==> run F: inputs <==
==> flow/design.v <==
`timescale 1ns / 1ps
module key_debounce #(  
   parameter	DELAY_TIME = 250_000  
)(
		input wire	clk,		
		input wire  rstn,
		input wire	key_in,		
		output reg 	press_on			
);
reg		key_in_r0;		
reg		key_in_r1;		
reg 		key_in_nedge;		
reg	[$clog2(DELAY_TIME)-1:0]delay_cnt;		
reg		delay_flag;		 
always @(posedge clk or negedge rstn)
begin
    if(rstn == 1'b0) begin
        key_in_r0 <= 1'b0	;	
        key_in_r1 <= 1'b0	;	
    end
    else begin
       key_in_r0 <= key_in;
	   key_in_r1 <= key_in_r0;
    end
end
always @(posedge clk or negedge rstn)
begin
    if(rstn == 1'b0) begin
        key_in_nedge <= 1'b0;               
    end
    else begin
        key_in_nedge <= ~key_in_r0 & key_in_r1;
    end 
end
always @(posedge clk or negedge rstn)
begin
    if(rstn == 1'b0) begin
        delay_cnt  <= 'd0;	
    end
    else begin
        if((delay_flag == 1) && (delay_cnt == DELAY_TIME - 1))
				delay_cnt <= 0;
        else if ((delay_flag == 1) && (delay_cnt < DELAY_TIME - 1))
            delay_cnt <= delay_cnt + 1;
        else  
				delay_cnt <= 0;
    end
end
always @(posedge clk or negedge rstn)
begin
    if(rstn == 1'b0) begin
	 delay_flag <= 1'b0;		 
    end
    else begin
        if(key_in_nedge) begin	 
				delay_flag <= 1'b1;	 
        end
        else if (delay_cnt == DELAY_TIME - 1) begin
            delay_flag <= 1'b0;
        end
        else
            delay_flag <= delay_flag;
    end
end
always @(posedge clk or negedge rstn)
begin
    if(rstn == 1'b0) begin
        press_on <= 1'b0;
    end
    else begin
        if((delay_cnt == DELAY_TIME - 1) && (delay_flag == 1'b1)) begin		 
		    press_on <= 1'b1;
        end
        else begin
            press_on <= 1'b0;
        end
    end
end
endmodule
`timescale 1ns / 1ps
module Display(
    input	wire	clk,   
    input   wire  rstn,
    input	wire	[3:0]  sw_in,  
    input   wire  [2:0]  press_on,
    output	wire	[1:0]  reg_ab, 
    output  wire  [7:0]  led_time,
    output	wire 	[3:0]  seg_data_1, 
	 output	wire 	[3:0]  seg_data_2 
    );
localparam COUNT_1S = 12048;  
localparam Quarter_Time = 60; 	 
localparam Quarter_Time_rest = 10;	 
wire clk1h;
reg [13:0] counter ; 
reg [13:0] Qcounter ;
reg [6:0] scorer_A ; 
reg [6:0] scorer_B ; 
reg [6:0] Quarter_Time_Down ;	 
reg [2:0] Quarter_Time_rest_Down ;  
reg [4:0] AttackT_A ; 
reg [4:0] AttackT_B; 
reg [1:0] reg_ab_reg;
reg [7:0] led_time_reg ;
reg [3:0] seg_data_1_reg;
reg [3:0] seg_data_2_reg;
reg [1:0] DownCNT;	 
reg [6:0] countA_1;	 
reg [6:0] countA_2;	 
reg [6:0] countA_3;	 
reg [6:0] countB_1;	 
reg [6:0] countB_2;	 
reg [6:0] countB_3;	 
always @(posedge clk or negedge rstn)
begin
    if(rstn == 1'b0) begin	 
       led_time_reg <= 8'b0000_0000; 
       Qcounter <= 'd0; 
	    Quarter_Time_Down <= Quarter_Time;	
		 Quarter_Time_rest_Down <= Quarter_Time_rest;
	    DownCNT <= 'd0;
    end
    else begin
        if(Qcounter == COUNT_1S - 1) begin  
            Qcounter <= 'd0;
				if(Quarter_Time_Down == 0) begin        
						if(DownCNT == 2'd3) begin
						   DownCNT <= 2'd3;
							Quarter_Time_Down <=  0;
							Quarter_Time_rest_Down <= 0;
							led_time_reg <= {led_time_reg[5:0],1'b1,1'b1}; 
						end
						else begin
							if(Quarter_Time_rest_Down == 0)begin
								DownCNT <= DownCNT + 1'b1;
								Quarter_Time_Down <=  Quarter_Time;
								Quarter_Time_rest_Down <= Quarter_Time_rest;
								led_time_reg <= {led_time_reg[5:0],1'b1,1'b1}; 
							end
							else begin
								Quarter_Time_rest_Down <= Quarter_Time_rest_Down -1'b1;
							end
						end
				 end
				 else begin
					 Quarter_Time_Down <= Quarter_Time_Down - 1'b1;
				 end
        end
        else begin
           Qcounter <= Qcounter + 1; 
        end 
    end
end 
always @(posedge clk or negedge rstn)
begin
    if(rstn == 1'b0) begin
        scorer_A <= 'd0; 
        scorer_B <= 'd0; 
		  countA_1 <= 'd0;countA_2 <= 'd0;countA_3 <= 'd0;
		  countB_1 <= 'd0;countB_2 <= 'd0;countB_3 <= 'd0;
	 end
    else begin
        case(sw_in[3:1])
            3'b011:begin  
              case(press_on)  
                3'b001: begin
                    scorer_A <= scorer_A + 1;
						  countA_1 <= countA_1 + 1;
                end 
                3'b010: begin
                    scorer_A <= scorer_A + 2;
						  countA_2 <= countA_2 + 1;
                end 
                3'b100: begin
                    scorer_A <= scorer_A + 3;
						  countA_3 <= countA_3 + 1;
					 end
                default:begin
                    scorer_A <= scorer_A; 
                end
              endcase  
            end
            3'b111:begin  
               case(press_on)
                3'b001: begin
                    scorer_B <= scorer_B + 1;
						  countB_1 <= countB_1 + 1;
                end 
                3'b010: begin
                    scorer_B <= scorer_B + 2;
						  countB_2 <= countB_2 + 1;
                end 
                3'b100: begin
                    scorer_B <= scorer_B + 3;
						  countB_3 <= countB_3 + 1;
                end
                default:begin
                    scorer_B <= scorer_B; 
                end
              endcase     
            end			 
            default:begin
                scorer_A <= scorer_A; 
                scorer_B <= scorer_B; 
            end
        endcase
    end
end
always @(posedge clk or negedge rstn)
begin
    if(rstn == 1'b0) begin
        AttackT_A <= 5'd24;
        AttackT_B <= 5'd24;
        counter <=  'd0;
    end
    else begin
        case(sw_in[3:1])
		3'b000:begin    
              if(sw_in[0] == 1'b1) begin 
                    if(counter == COUNT_1S - 1) begin  
                            counter <= 'd0;
									 if(AttackT_A == 0) begin  
                                AttackT_A <= 0 ;
                            end
                            else begin
                               AttackT_A <= AttackT_A - 1'b1;
                            end
                    end
                    else begin
                       counter <= counter + 1;
                    end
             end
             else begin   
                counter <= counter;
             end   
		end
		3'b001:begin  
              if(sw_in[0] == 1'b1) begin  
                    if(counter == COUNT_1S - 1) begin  
                            counter <= 'd0;
                            if(AttackT_B == 0) begin 
                                AttackT_B <= 0 ;
                            end
                            else begin
                               AttackT_B <= AttackT_B - 1'b1;
                            end
                    end
                    else begin
                       counter <= counter + 1;
                    end
             end
             else begin   
                counter <= counter;
             end
		end
		3'b011:begin  
           counter <=  counter;
           AttackT_A <= AttackT_A;
		     AttackT_B <= AttackT_B;
		end
		3'b111:begin  
		     counter <=  counter;
           AttackT_A <= AttackT_A;
		     AttackT_B <= AttackT_B;
		end	
		default:begin
            counter <=  'd0;
            AttackT_A <= 5'd24;
		      AttackT_B <= 5'd24;
	    end
	   endcase
    end
end
always @(posedge clk or negedge rstn)
begin
    if(rstn == 1'b0) begin
		  seg_data_1_reg <= 4'd16; 
        seg_data_2_reg <= 4'd16;
		  reg_ab_reg <= 2'b11;
    end
    else begin
        case(sw_in[3:1])
		3'b000:begin    
            seg_data_2_reg <= AttackT_A%10; 
            seg_data_1_reg <= AttackT_A/10; 
			reg_ab_reg <= 2'b10;
		end
		3'b001:begin  
            seg_data_2_reg <= AttackT_B%10;
            seg_data_1_reg <= AttackT_B/10;
			reg_ab_reg <= 2'b01;
		end
		3'b011:begin  
            seg_data_2_reg <= scorer_A%10;
            seg_data_1_reg <= scorer_A/10;
			reg_ab_reg <= 2'b10;
		end
		3'b111:begin  
				seg_data_2_reg <= scorer_B%10;
				seg_data_1_reg <= scorer_B/10;
		   reg_ab_reg <= 2'b01;
		end			 
		3'b110:begin   
				if(Quarter_Time_Down == 0)begin
					seg_data_2_reg <= Quarter_Time_rest_Down%10;
					seg_data_1_reg <= Quarter_Time_rest_Down/10;end
				else begin
					seg_data_2_reg <= Quarter_Time_Down%10;
					seg_data_1_reg <= Quarter_Time_Down/10;end
		    reg_ab_reg <= 2'b00;
		end
		3'b100:begin   
            if(scorer_A > scorer_B) begin
					seg_data_2_reg <= 4'd10;   
					seg_data_1_reg <= scorer_A-scorer_B;   
					reg_ab_reg <= 2'b10;
			   end
				else if(scorer_A < scorer_B) begin
					seg_data_2_reg <= 4'd11;   
					seg_data_1_reg <= scorer_B-scorer_A;   
					reg_ab_reg <= 2'b01;
			   end 
				else begin	 
					seg_data_2_reg <= 4'd00;  
					seg_data_1_reg <= 4'd00;   
					reg_ab_reg <= 2'b00;
				end
		end
	   3'b010:begin
		case(press_on)	 
				3'b001:begin
					seg_data_2_reg <= countA_1%10;
					seg_data_1_reg <= countA_1/10;end
				3'b010:begin
					seg_data_2_reg <= countA_2%10;
					seg_data_1_reg <= countA_2/10;end
				3'b100:begin
					seg_data_2_reg <= countA_3%10;
					seg_data_1_reg <= countA_3/10;end
				endcase
		end
		3'b101:begin
				case(press_on)
				3'b001:begin
					seg_data_2_reg <= countB_1%10;
					seg_data_1_reg <= countB_1/10;end
				3'b010:begin
					seg_data_2_reg <= countB_2%10;
					seg_data_1_reg <= countB_2/10;end
				3'b100:begin
					seg_data_2_reg <= countB_3%10;
					seg_data_1_reg <= countB_3/10;end
				endcase
		end
		default:begin  
			seg_data_2_reg <= 4'd16;
			seg_data_1_reg <= 4'd16;
			reg_ab_reg <= 2'b11;
	    end
	endcase
    end
end    
assign reg_ab = reg_ab_reg;  
assign led_time = led_time_reg;
assign seg_data_1 = seg_data_1_reg;
assign seg_data_2 = seg_data_2_reg;
endmodule
`timescale 1ns / 1ps
module segment(
    input  [3:0] seg_data_1,
    input  [3:0] seg_data_2,
    output [8:0] seg_led_1,
    output [8:0] seg_led_2
);
function [8:0] seg;
    input [3:0] d;
    begin
        case (d)
            4'd0:  seg = 9'h3f;
            4'd1:  seg = 9'h06;
            4'd2:  seg = 9'h5b;
            4'd3:  seg = 9'h4f;
            4'd4:  seg = 9'h66;
            4'd5:  seg = 9'h6d;
            4'd6:  seg = 9'h7d;
            4'd7:  seg = 9'h07;
            4'd8:  seg = 9'h7f;
            4'd9:  seg = 9'h6f;
            4'd10: seg = 9'h77;  
            4'd11: seg = 9'h7c;  
            4'd12: seg = 9'h39;
            4'd13: seg = 9'h5e;
            4'd14: seg = 9'h79;
            default: seg = 9'h71;
        endcase
    end
endfunction
assign seg_led_1 = seg(seg_data_1);
assign seg_led_2 = seg(seg_data_2);
endmodule
`timescale 1ns / 1ps
module BallCompetition(
    input	wire clk,					 
    input   wire rstn,					 
    input	wire	[3:0]  sw_in,  	 
    input   wire  [2:0]  key_in,		 
    output	wire	[1:0]  reg_ab,  	 
    output  wire  [7:0]  led_time,	 
    output  [8:0]  seg_led_1,			 
	 output  [8:0]  seg_led_2			 
);
	localparam DelayTime = 250;   
   wire [2:0]	press_on;				 
	wire [3:0] seg_data_1;				 
	wire [3:0] seg_data_2;				 
    key_debounce	 
    #(.DELAY_TIME  (DelayTime))  
    key0
    (
		.clk(clk),		            
      .rstn(rstn),
      .key_in(key_in[0]),		
      .press_on(press_on[0])	       
    );
    key_debounce
    #(.DELAY_TIME  (DelayTime))  
    key1
    (
      .clk(clk),		           
      .rstn(rstn),
      .key_in(key_in[1]),		
      .press_on(press_on[1])	       
    );
    key_debounce
    #(.DELAY_TIME  (DelayTime))  
    key2
    (
      .clk(clk),		            
      .rstn(rstn),
      .key_in(key_in[2]),		
      .press_on(press_on[2])	      
    ); 
    Display u_Display(
      .clk(clk),  
      .rstn(rstn),
      .sw_in(sw_in),  
      .press_on(press_on),
      .reg_ab(reg_ab), 
      .led_time(led_time),
      .seg_data_1(seg_data_1),  
      .seg_data_2(seg_data_2)      
    );
    segment u_segment(
   .seg_data_1  (seg_data_1),	
	.seg_data_2  (seg_data_2),		
	.seg_led_1   (seg_led_1),		
	.seg_led_2	 (seg_led_2)
    );
endmodule
==> flow/run.sh <==
#!/bin/bash
# the make line also repeats each setting of config.mk as NAME=value (left out here)
make -C /OpenROAD-flow-scripts/flow DESIGN_CONFIG=/design/flow/config.mk WORK_HOME=/design/flow/orfs CLKGATE_MAP_FILE= finish
==> flow/config.mk <==
export PLATFORM = sky130hd
export DESIGN_NAME = BallCompetition
export DESIGN_NICKNAME = BallCompetition
export VERILOG_FILES = /design/flow/design.v
export SDC_FILE = /design/flow/constraint.sdc
export NUM_CORES = 4
export LEC_CHECK = 0
export ABC_AREA = 1
export CAP_MARGIN = 20
export CORE_ASPECT_RATIO = 1.75
export CORE_MARGIN = 5
export CORE_UTILIZATION = 69
export CTS_CLUSTER_DIAMETER = 294
export CTS_CLUSTER_SIZE = 98
export MAX_ROUTING_LAYER = met5
export PLACE_DENSITY_LB_ADDON = 0.29
export SETUP_SLACK_MARGIN = 0.75
export SLEW_MARGIN = 20
export TNS_END_PERCENT = 30
==> flow/constraint.sdc <==
create_clock -name core_clock -period 5.45 [get_ports {clk}]
set_input_delay 1.0900 -clock core_clock [delete_from_list [all_inputs] [get_ports {clk}]]
set_output_delay 1.0900 -clock core_clock [all_outputs]
set_load 0.01 [all_outputs]
==> inputs of run Y, as changes to run F <==
Settings changed: ABC_AREA 1 to default, CORE_ASPECT_RATIO 1.75 to default, CORE_MARGIN 5 to 2, CORE_UTILIZATION 69 to 40, CTS_CLUSTER_DIAMETER 294 to 280, CTS_CLUSTER_SIZE 98 to 100, GPL_ROUTABILITY_DRIVEN from default to 0, MAX_ROUTING_LAYER met5 to default, PLACE_DENSITY_LB_ADDON 0.29 to default, SETUP_SLACK_MARGIN 0.75 to default.
==> flow/constraint.sdc (replaced) <==
create_clock -name core_clock -period 10.0 [get_ports {clk}]
set_input_delay 2.0000 -clock core_clock [delete_from_list [all_inputs] [get_ports {clk}]]
set_output_delay 2.0000 -clock core_clock [all_outputs]
set_load 0.01 [all_outputs]
==> inputs of run Z, as changes to run F <==
Settings changed: CORE_ASPECT_RATIO 1.75 to default, CORE_MARGIN 5 to 2, CORE_UTILIZATION 69 to 65, CTS_CLUSTER_DIAMETER 294 to default, CTS_CLUSTER_SIZE 98 to default, MAX_ROUTING_LAYER met5 to default, PLACE_DENSITY_LB_ADDON 0.29 to 0.04, SETUP_SLACK_MARGIN 0.75 to default, TNS_END_PERCENT 30 to default.
==> flow/constraint.sdc (replaced) <==
create_clock -name core_clock -period 4.38 [get_ports {clk}]
set_input_delay 0.8760 -clock core_clock [delete_from_list [all_inputs] [get_ports {clk}]]
set_output_delay 0.8760 -clock core_clock [all_outputs]
set_load 0.01 [all_outputs]
==> notes.md <==
The run finished with no timing, DRC or antenna violations. For the initial cell density of the core, the log shows 0.7021. The iteration count recorded for the first detailed-route pass is 7. The number of inserted filler cells in the final layout is 1,035. The share of the clock period used by the worst path after layout is 0.8456. Hold-critical path endpoint: key2.key_in_r1. Pin count of the biggest net entering global routing: 70. The area of the chip was 18,980 um2.
That was run F.
==> notes.md <==
In this run the full chip footprint comes out at 28,880 um2. Per the layout report, the design carries 2,639 filler cells. For the initial cell density of the core, the log shows 0.4075.

The flow ran to the end and the layout has no timing, DRC or antenna violations. For this run, the detailed router's first-pass iteration total came to 8. Entering global routing, the biggest net connects 97 pins.
That was run Y.
==> notes.md <==
The flow ran to the end, but the layout failed its checks. The reasons given for failing layout checks are negative setup slack. The hold-critical path endpoint is key1.key_in_r1. For the final worst slack, the log shows -0.1350 ns. The run gives 5 for the final setup violation count.
That was run Z.
